==> maple: inputs <==
## fp_multiplier
module fp_multiplier(input [31:0] a,input [31:0] b,output [31:0]out,input clk,
	input rst,input in_valid,output out_valid);
	wire S3,overflow;
	wire [47:0] productd,wallace_out,product;
	wire [7:0] exponent1,exponent2;
	wire [15:0] trim;
	wire [22:0] prod;
	wire [31:0] out1,out2,out3,out1d,out2d,out3d,outd;
	wire [31:0] a15,b15,a16,b16,a17,b17,a18,b18;
	sideband side(clk,a,b,a15,b15,a16,b16,a17,b17,a18,b18);
	reg [18:0] valid;
	always @(posedge clk)
	begin
		if(rst)
			valid <= 19'b0;
		else
			valid <= {valid[17:0],in_valid};
	end
	assign out_valid = valid[18];
	xor (S3,a15[31],b15[31]);
	wallace w1({8'b0,1'b1,a[22:0]},{8'b0,1'b1,b[22:0]},clk,{trim,productd});
	DFF DFF1[47:0] (productd[47:0],clk,1'b0,product[47:0]);
	assign overflow=product[47];
	assign wallace_out=product;
	adder_8bit adder1(a15[30:23],b15[30:23],overflow,exponent1);
	adder_8bit subtract_127(exponent1,8'b10000000,1'b1,exponent2);
	shifter_1bit shift [22:0] (prod[22:0],overflow, wallace_out[45:23], wallace_out[46:24]);
	assign out1d={S3,exponent2,prod};
	DFF DFF3 [31:0] (out1d,clk,1'b0,out1);
	check_zero check1(out2d,a16,b16,out1);  
  ...
export LEC_CHECK = 0
export ABC_AREA = 1
export CAP_MARGIN = 40
export CORE_MARGIN = 2
export CORE_UTILIZATION = 72
export CTS_CLUSTER_DIAMETER = 92
export CTS_CLUSTER_SIZE = 14
export PLACE_DENSITY_LB_ADDON = 0.08
export SETUP_SLACK_MARGIN = -0.13
export SLEW_MARGIN = 20
create_clock -name core_clock -period 1.35 [get_ports {clk}]
run.sh (not shown) runs the stock make flow with config.mk's settings and CLKGATE_MAP_FILE=.
==> zinc (differences from maple) <==
==> flow/config.mk (replaced) <==
export PLATFORM = sky130hd
export DESIGN_NAME = fp_multiplier
export DESIGN_NICKNAME = fp_multiplier
export VERILOG_FILES = /design/flow/design.v
export SDC_FILE = /design/flow/constraint.sdc
export NUM_CORES = 4
export LEC_CHECK = 0
export CAP_MARGIN = 20
export CORE_MARGIN = 2
export CORE_UTILIZATION = 40
export SLEW_MARGIN = 20
==> flow/constraint.sdc (replaced) <==
create_clock -name core_clock -period 2.44 [get_ports {clk}]
set_input_delay 0.4880 -clock core_clock [delete_from_list [all_inputs] [get_ports {clk}]]
set_output_delay 0.4880 -clock core_clock [all_outputs]
set_load 0.01 [all_outputs]
==> out/summary.txt <==
Max-area cell share = 68.8%
crit path max fanout = 4
final worst slack = -448 ps
Reg power frac = 59.4%
status = failed layout checks
synthesized area per cell = 12.9 µm²
Non-clk bufs = 225
CP dominant cell by count = nand2_2
worst-path cell chain = buf_4 > ha_4 > nand2_4 > nand2_2 > nand2_2 > nand2_2 > nand3_2 > nor2_2 > nand2_2 > nor2_4 > nand3_1 > nand2_1
top cells by count = dfxtp_1, nand2_1, inv_1
final setup vio count = 93
cts hold-fix bufs = 17
Max Clock Freq = 0.556 GHz
Layout Check Fails = setup timing
placed cells = 7205
Mapped Cells = 5772
That was maple.
==> out/summary.txt <==
cts hold-fix bufs = 0
Max-area cell share = 70.0%
Mapped Cells = 4627
status = finished clean
Max Clock Freq = 0.429 GHz
worst-path cell chain = buf_4 > ha_2 > nor3b_2 > buf_4 > mux2_4 > xnor2_2 > nand3_2 > or3_4 > buf_4 > xor2_1
synthesized area per cell = 15.8 µm²
Reg power frac = 55.5%
CP dominant cell by count = buf_4
final worst slack = 108 ps
That was zinc.

========
==> build 24 <==
Starting RTL as in the previous note.
export LEC_CHECK = 0
export ABC_AREA = 0
export CAP_MARGIN = 10
export CELL_PAD_IN_SITES_DETAIL_PLACEMENT = 0
export CORE_MARGIN = 4
export CORE_UTILIZATION = 69
export CTS_CLUSTER_DIAMETER = 199
export GPL_ROUTABILITY_DRIVEN = 1
export MIN_ROUTING_LAYER = met1
export PLACE_DENSITY = 0.61
export SETUP_SLACK_MARGIN = 0.47
export SLEW_MARGIN = 15
create_clock -name core_clock -period 2.1 [get_ports {clk}]
==> trial 73 (differences from build 24) <==
==> flow/config.mk (replaced) <==
export PLATFORM = sky130hd
export DESIGN_NAME = fp_multiplier
export DESIGN_NICKNAME = fp_multiplier
export VERILOG_FILES = /design/flow/design.v
export SDC_FILE = /design/flow/constraint.sdc
export NUM_CORES = 4
export LEC_CHECK = 0
export CAP_MARGIN = 20
export CORE_MARGIN = 2
export CORE_UTILIZATION = 40
export SLEW_MARGIN = 20
==> flow/constraint.sdc (replaced) <==
create_clock -name core_clock -period 2.5 [get_ports {clk}]
set_input_delay 0.5000 -clock core_clock [delete_from_list [all_inputs] [get_ports {clk}]]
set_output_delay 0.5000 -clock core_clock [all_outputs]
set_load 0.01 [all_outputs]
==> results <==
item	trial 73	build 24
Result of the run	no timing/DRC/antenna violations	finished with violations
Reasons for failing layout checks	-	negative setup slack
Total vias in the final route	30700	31000
Launch point of the worst hold path	a[25]	a[30]
Number of tap instances	2370	1391
Proportion of cell area spent on the clock network	0.0974	0.0887
Combinational-cell power consumption	0.00961 W	0.0121 W
Clock transition at path regs	70 ps	60 ps
Clock insertion delay at the later pin of the skew report	850 ps	780 ps
Non-filler instance count after layout	7458	6455
Logic area	21000 sq um	21200 sq um
Endpoint of the most critical setup path	DFF3[28].Q$_DFF_P_	DFF3[30].Q$_DFF_P_
FF-to-FF Start	side.da[127]$_DFF_P_	side.db[128]$_DFF_P_
Hold_ws	101 ps	91.5 ps
Horiz. Die Dim	432 um	334 um
Clock share of power	0.357	0.333

========
==> job 3018: inputs <==
fp_multiplier again, from the RTL that the note above started with.
clock: 2.41 ns
lec_check: 0
cap_margin: 20
core_margin: 2
core_utilization: 40
slew_margin: 20
==> job 654: changes against job 3018 <==
--- a/flow/config.mk
+++ b/flow/config.mk
@@ -7,5 +7,11 @@
 export LEC_CHECK = 0
+export ABC_AREA = 1
 export CAP_MARGIN = 20
-export CORE_MARGIN = 2
-export CORE_UTILIZATION = 40
-export SLEW_MARGIN = 20
+export CORE_MARGIN = 6
+export CORE_UTILIZATION = 15
+export CTS_CLUSTER_SIZE = 88
+export HOLD_SLACK_MARGIN = 0.05
+export MIN_ROUTING_LAYER = met1
+export PLACE_DENSITY_LB_ADDON = 0.08
+export SLEW_MARGIN = 40
+export TNS_END_PERCENT = 95
==> flow/constraint.sdc (replaced) <==
create_clock -name core_clock -period 2.02 [get_ports {clk}]
set_input_delay 0.4040 -clock core_clock [delete_from_list [all_inputs] [get_ports {clk}]]
set_output_delay 0.4040 -clock core_clock [all_outputs]
set_load 0.01 [all_outputs]
==> job 111: changes against job 3018 <==
--- a/flow/config.mk
+++ b/flow/config.mk
@@ -7,5 +7,12 @@
 export LEC_CHECK = 0
-export CAP_MARGIN = 20
+export ABC_AREA = 1
+export CAP_MARGIN = 10
+export CELL_PAD_IN_SITES_DETAIL_PLACEMENT = 0
 export CORE_MARGIN = 2
-export CORE_UTILIZATION = 40
-export SLEW_MARGIN = 20
+export CORE_UTILIZATION = 72
+export CTS_CLUSTER_DIAMETER = 330
+export GPL_ROUTABILITY_DRIVEN = 1
+export MIN_ROUTING_LAYER = met1
+export PLACE_DENSITY_LB_ADDON = 0.0
+export SETUP_SLACK_MARGIN = 0.41
+export SLEW_MARGIN = 15
==> flow/constraint.sdc (replaced) <==
create_clock -name core_clock -period 1.35 [get_ports {clk}]
set_input_delay 0.2700 -clock core_clock [delete_from_list [all_inputs] [get_ports {clk}]]
set_output_delay 0.2700 -clock core_clock [all_outputs]
set_load 0.01 [all_outputs]
==> job 8096: changes against job 3018 <==
--- a/flow/config.mk
+++ b/flow/config.mk
@@ -8,4 +8,9 @@
 export CAP_MARGIN = 20
+export CELL_PAD_IN_SITES_DETAIL_PLACEMENT = 2
 export CORE_MARGIN = 2
 export CORE_UTILIZATION = 40
+export CTS_CLUSTER_DIAMETER = 70
+export GPL_ROUTABILITY_DRIVEN = 0
+export HOLD_SLACK_MARGIN = -0.04
 export SLEW_MARGIN = 20
+export TNS_END_PERCENT = 15
==> flow/constraint.sdc (replaced) <==
create_clock -name core_clock -period 1.35 [get_ports {clk}]
set_input_delay 0.2700 -clock core_clock [delete_from_list [all_inputs] [get_ports {clk}]]
set_output_delay 0.2700 -clock core_clock [all_outputs]
set_load 0.01 [all_outputs]
==> qor summary <==
	job 111	job 8096	job 3018	job 654
Share of Yosys cell area claimed by the top area cell type	0.688	0.700	0.700	0.688
Setup Viol. Count Final	131	105	0	0
Data required time of the worst path	2.04 ns	2.15 ns	3.12 ns	2.79 ns
Buf+Inv Stages, Crit Path	2	0	3	4
Via/cell ratio	5.16	4.75	4.09	2.76
Share of the core filled by cells before placement	0.723	0.404	0.404	0.151
Area growth, synth to finish	20.5%	18.8%	17.1%	27.6%
Area occupied by registers	51500 sq um	51300 sq um	51300 sq um	51300 sq um
Peak per-stage delay on the critical path	0.35 ns	0.43 ns	0.41 ns	0.33 ns
Outcome	failed layout checks	failed layout checks	finished clean	finished clean
Reasons for failing layout checks	negative setup slack	negative setup slack	-	-
Total cell area reported by yosys after synthesis	74500 sq um	73200 sq um	73200 sq um	74500 sq um
Relative contribution of combinational cells to total power	0.133	0.135	0.094	0.104
Sequential group share of total power	0.539	0.524	0.557	0.502
Global placer's final weighted congestion	0.846	-	0.729	0.669
Power is estimated from default activity; no workload was simulated.
